==> flow/design.v <==
module CONV(
	input			clk,               
	input			reset,             
	output reg		busy,	            
	input			ready,	            
	output reg[11:0]	iaddr,            
	input signed[19:0]	idata,            
	output reg 	     cwr,              
	output reg[11:0] 	caddr_wr,         
	output reg[19:0] 	cdata_wr,         
	output reg	 crd,               
	output reg[11:0]	caddr_rd,         
	input	[19:0]		cdata_rd,         
	output reg[2:0] 	csel              
);
parameter signed bias = 40'h0013100000;    
parameter signed K0_0 = 20'h0A89E;         
parameter signed K0_1 = 20'h092D5;         
parameter signed K0_2 = 20'h06D43;         
parameter signed K0_3 = 20'h01004;         
parameter signed K0_4 = 20'hF8F71;         
parameter signed K0_5 = 20'hF6E54;         
parameter signed K0_6 = 20'hFA6D7;         
parameter signed K0_7 = 20'hFC834;         
parameter signed K0_8 = 20'hFAC19;         
parameter IDLE       = 3'd0;    
parameter READ_CONV  = 3'd1;    
parameter WRITE_L0   = 3'd2;    
parameter DELAY1     = 3'd3;    
parameter READ_L0    = 3'd4;    
parameter WRITE_L1   = 3'd5;    
parameter DELAY2     = 3'd6;    
parameter FINISH     = 3'd7;    
reg [5:0] x, y, L1_x, L1_y;             
reg [3:0] counter_kdata, counter_kaddr;   
reg [2:0] counter_layer1;	            
reg [2:0] current_state, next_state;    
reg signed [19:0] Kernel;               
reg signed [39:0] conv_sum;             
reg signed [19:0] idata_tmp;            
wire signed [39:0] data_conv;
wire signed [19:0] conv_result;
assign data_conv = Kernel * idata_tmp;              
assign conv_result[19:0] = conv_sum[35:16] + conv_sum[15];   
always@(*) begin
	case(counter_kdata)
		4'd1: Kernel = K0_0;
		4'd2: Kernel = K0_1;
		4'd3: Kernel = K0_2;
		4'd4: Kernel = K0_3;
		4'd5: Kernel = K0_4;
		4'd6: Kernel = K0_5;
		4'd7: Kernel = K0_6;
		4'd8: Kernel = K0_7;
		4'd9: Kernel = K0_8;
		default: Kernel = 0;
	endcase
end
always@(posedge clk or posedge reset) begin
	if(reset) 
		current_state <= IDLE;
	else 
		current_state <= next_state;
end
always @(*) begin
	case (current_state)
		IDLE:       next_state = (ready) ? READ_CONV : IDLE;
		READ_CONV:  next_state = (counter_kdata == 4'd10) ? WRITE_L0 : READ_CONV;  
		WRITE_L0:   next_state = DELAY1;
		DELAY1:     next_state = (x == 6'd0 && y == 6'd0) ? READ_L0 : READ_CONV;
		READ_L0:    next_state = (counter_layer1 == 3'd4) ? WRITE_L1 : READ_L0;
		WRITE_L1:   next_state = DELAY2;
		DELAY2:     next_state = (L1_x == 6'd0 && L1_y == 6'd0) ? FINISH : READ_L0;
		FINISH:     next_state = FINISH;
		default:    next_state = IDLE;
	endcase
end
always@(posedge clk or posedge reset) begin
	if(reset) begin 
		iaddr <= 12'd0;
	end else if(current_state == READ_CONV) begin 
		case(counter_kaddr)
			4'd0: iaddr <= (y-1)*64 + x-1;
			4'd1: iaddr <= (y-1)*64 + x;
			4'd2: iaddr <= (y-1)*64 + x+1;
			4'd3: iaddr <= y*64 + x-1;
			4'd4: iaddr <= y*64 + x;		 
			4'd5: iaddr <= y*64 + x+1;		
			4'd6: iaddr <= (y+1)*64 + x-1;
			4'd7: iaddr <= (y+1)*64 + x;
			4'd8: iaddr <= (y+1)*64 + x+1;
			default: iaddr <= iaddr;
		endcase
	end
end
always@(posedge clk or posedge reset) begin
	if(reset) 
		counter_kaddr <= 4'd0;
	else if(current_state == READ_CONV) 
		counter_kaddr <= counter_kaddr + 4'd1;
	else 
		counter_kaddr <= counter_kaddr;
end
always@(posedge clk or posedge reset) begin
	if(reset) 
		idata_tmp <= 0;
	else if(current_state == READ_CONV) begin
		case(counter_kdata)
			4'd0: idata_tmp <= (x == 0 || y == 0) ? 20'd0 : idata;
			4'd1: idata_tmp <= (y == 0) ? 20'd0 : idata;
			4'd2: idata_tmp <= (x == 63 || y == 0) ? 20'd0 : idata;
			4'd3: idata_tmp <= (x == 0) ? 20'd0 : idata;
			4'd4: idata_tmp <= idata;
			4'd5: idata_tmp <= (x == 63) ? 20'd0 : idata;
			4'd6: idata_tmp <= (x == 0 || y == 63) ? 20'd0 : idata;
			4'd7: idata_tmp <= (y == 63) ? 20'd0 : idata;
			4'd8: idata_tmp <= (x == 63 || y == 63) ? 20'd0 : idata;
			default: idata_tmp <= idata_tmp;
		endcase
	end 
end
always@(posedge clk or posedge reset) begin
	if(reset) 
		conv_sum <= 40'd0;
	else if(current_state == READ_CONV) begin
		if(counter_kdata == 0) 
			conv_sum <= 40'd0;
		else if(counter_kdata == 10)     
			conv_sum <= conv_sum + bias;
		else  
			conv_sum <= conv_sum + data_conv;  
	end
end
always@(posedge clk or posedge reset) begin
	if(reset) 
		busy <= 0;
	else if(ready) 
		busy <= 1; 
	else if(current_state == FINISH) 
		busy <= 0;
end
always@(posedge clk or posedge reset) begin
	if(reset) 
		cwr <= 1'd0;
	else if(current_state == WRITE_L0 || current_state == WRITE_L1)
		cwr <= 1'd1;
	else 
		cwr <= 1'd0;
end
always@(posedge clk or posedge reset) begin
	if(reset) 
		crd <= 1'd0;
	else if(current_state == READ_L0) 
		crd <= 1'd1;
	else 
		crd <= 1'd0;
end
always@(posedge clk or posedge reset) begin
	if(reset) 
		csel <= 3'b000;
	else if(current_state == WRITE_L0) 
		csel <= 3'b001;
	else if(current_state == WRITE_L1) 
		csel <= 3'b011;
	else if(current_state == READ_L0) 
		csel <= 3'b001;
	else 
		csel <= csel;
end
always@(posedge clk or posedge reset) begin
	if(reset) 
		caddr_rd <= 12'd0;
	else if(current_state == READ_L0) begin
		case(counter_layer1)
			3'd0: caddr_rd <= L1_y*64 + L1_x;
			3'd1: caddr_rd <= L1_y*64 + L1_x+1;
			3'd2: caddr_rd <= (L1_y+1)*64 + L1_x;
			3'd3: caddr_rd <= (L1_y+1)*64 + L1_x+1;
		endcase 
	end
end
always@(posedge clk or posedge reset) begin
	if(reset) 
		caddr_wr <= 0;
	else if(current_state == WRITE_L0)  
		caddr_wr <= y * 64 + x; 
	else if(current_state == WRITE_L1)  
		caddr_wr <= (L1_y/2) * 32 + (L1_x/2);  
end
reg signed [19:0] current_max;
always@(posedge clk or posedge reset) begin
	if(reset) begin
		cdata_wr <= 20'd0;
		current_max <= 20'd0; 
	end else begin
		case(current_state)
			WRITE_L0:  
				cdata_wr <= (conv_sum[39]) ? 20'd0 : conv_result;
			READ_L0: begin				
				if(counter_layer1 == 3'd1) begin	 
					current_max <= cdata_rd; 		 
				end else begin
					current_max <= (cdata_rd > current_max) ? cdata_rd : current_max;
				end
			end
			WRITE_L1: begin
				cdata_wr <= current_max;
				current_max <= 20'h00000;  
			end
			default: begin
			end
		endcase
	end
end
always@(posedge clk or posedge reset) begin
	if(reset) begin
		x <= 6'd0; 
		y <= 6'd0;
	end else if(current_state == WRITE_L0) begin
		if(x == 6'd63) begin  
			x <= 6'd0;
			y <= y + 6'd1;
		end else begin
			x <= x + 6'd1;
		end
	end
end
always@(posedge clk or posedge reset) begin
	if(reset) begin
		L1_x <= 6'd0; 
		L1_y <= 6'd0;
	end else if(current_state == WRITE_L1) begin
		if(L1_x == 6'd62) begin
			L1_x <= 0;
			L1_y <= L1_y + 2;
		end else begin
			L1_x <= L1_x + 2;
		end
	end
end
always@(posedge clk or posedge reset) begin
	if(reset) 
		counter_kdata <= 4'd0;
	else 
		counter_kdata <= counter_kaddr;
end
always@(posedge clk or posedge reset) begin
	if(reset) 
		counter_layer1 <= 0;
	else if(current_state == READ_L0) 
		counter_layer1 <= counter_layer1 + 3'd1;
	else 
		counter_layer1 <= 0;
end
endmodule
clock: 5.45 ns
lec_check: 0
cap_margin: 20
core_margin: 2
core_utilization: 72
cts_cluster_size: 82
place_density_lb_addon: 0.08
setup_slack_margin: 1.57
slew_margin: 20
run.sh (not shown) runs the stock make flow with config.mk's settings and CLKGATE_MAP_FILE=.
The first run aborted during global routing (5_1_grt), error ODB-0269.
Then changed:
- CORE_UTILIZATION: 72 -> 70
- CTS_CLUSTER_SIZE: 82 -> 100
- PLACE_DENSITY_LB_ADDON: 0.08 -> default
- SETUP_SLACK_MARGIN: 1.57 -> default
- clock period: 5.45 -> 7.67 ns (I/O delays scaled with it)
=> The changed run ran to the end with violations: negative setup slack. Synthesized cell count does not change. Die size goes up by 2.8%. Synthesized area is unchanged.
Then changed:
- CTS_CLUSTER_SIZE: 100 -> default
- SETUP_SLACK_MARGIN: default -> 1.66
- clock period: 7.67 -> 5.58 ns (I/O delays scaled with it)
=> The new run produced a layout that fails on negative setup slack. Die area is unchanged. Routed wire length climbs by 27%. Global-route usage climbs by 6.9 points. Final cell count climbs by 4.9%.
Then changed:
- CORE_UTILIZATION: 70 -> 65
- SETUP_SLACK_MARGIN: 1.66 -> default
- clock period: 5.58 -> 6.6 ns (I/O delays scaled with it)
The changed run ran to the end with violations: negative setup slack.
Combinational power decreases by 25%.
Sequential power is lower by 14%.
Clock power is lower by 19%.
Clock skew is lower by 0.0038 ns.
Then changed:
- CORE_UTILIZATION: 65 -> 64
- CTS_CLUSTER_SIZE: default -> 97
- clock period: 6.6 -> 8.79 ns (I/O delays scaled with it)
What happened:
- The new run completed with no timing, DRC or antenna violations
- critical path depth decreases by 4
- cell count decreases by about 8%
- sequential share of layout area increases by 1.9 points
- setup slack improved by 1.5 ns
- die size increases by about 1.5%
Then changed:
- CORE_UTILIZATION: 64 -> 52
- CTS_CLUSTER_SIZE: 97 -> default
- clock period: 8.79 -> 6.44 ns (I/O delays scaled with it)
Result: With this change the flow reached the layout checks and failed them: negative setup slack. Clock power went up by 38%. Synthesized area is unchanged. First-iteration DRC count went down by 9.3%. Design area went up by about 13%. Power went up by about 60%. Combinational power went up by 82%. Worst setup slack got worse by 1.5 ns. Global-route usage went down by 4.1 points. Wire length went up by 9.4%. Hold slack improved by 0.0041 ns.
Power figures rest on the tool's default switching activity, not on a simulated workload.
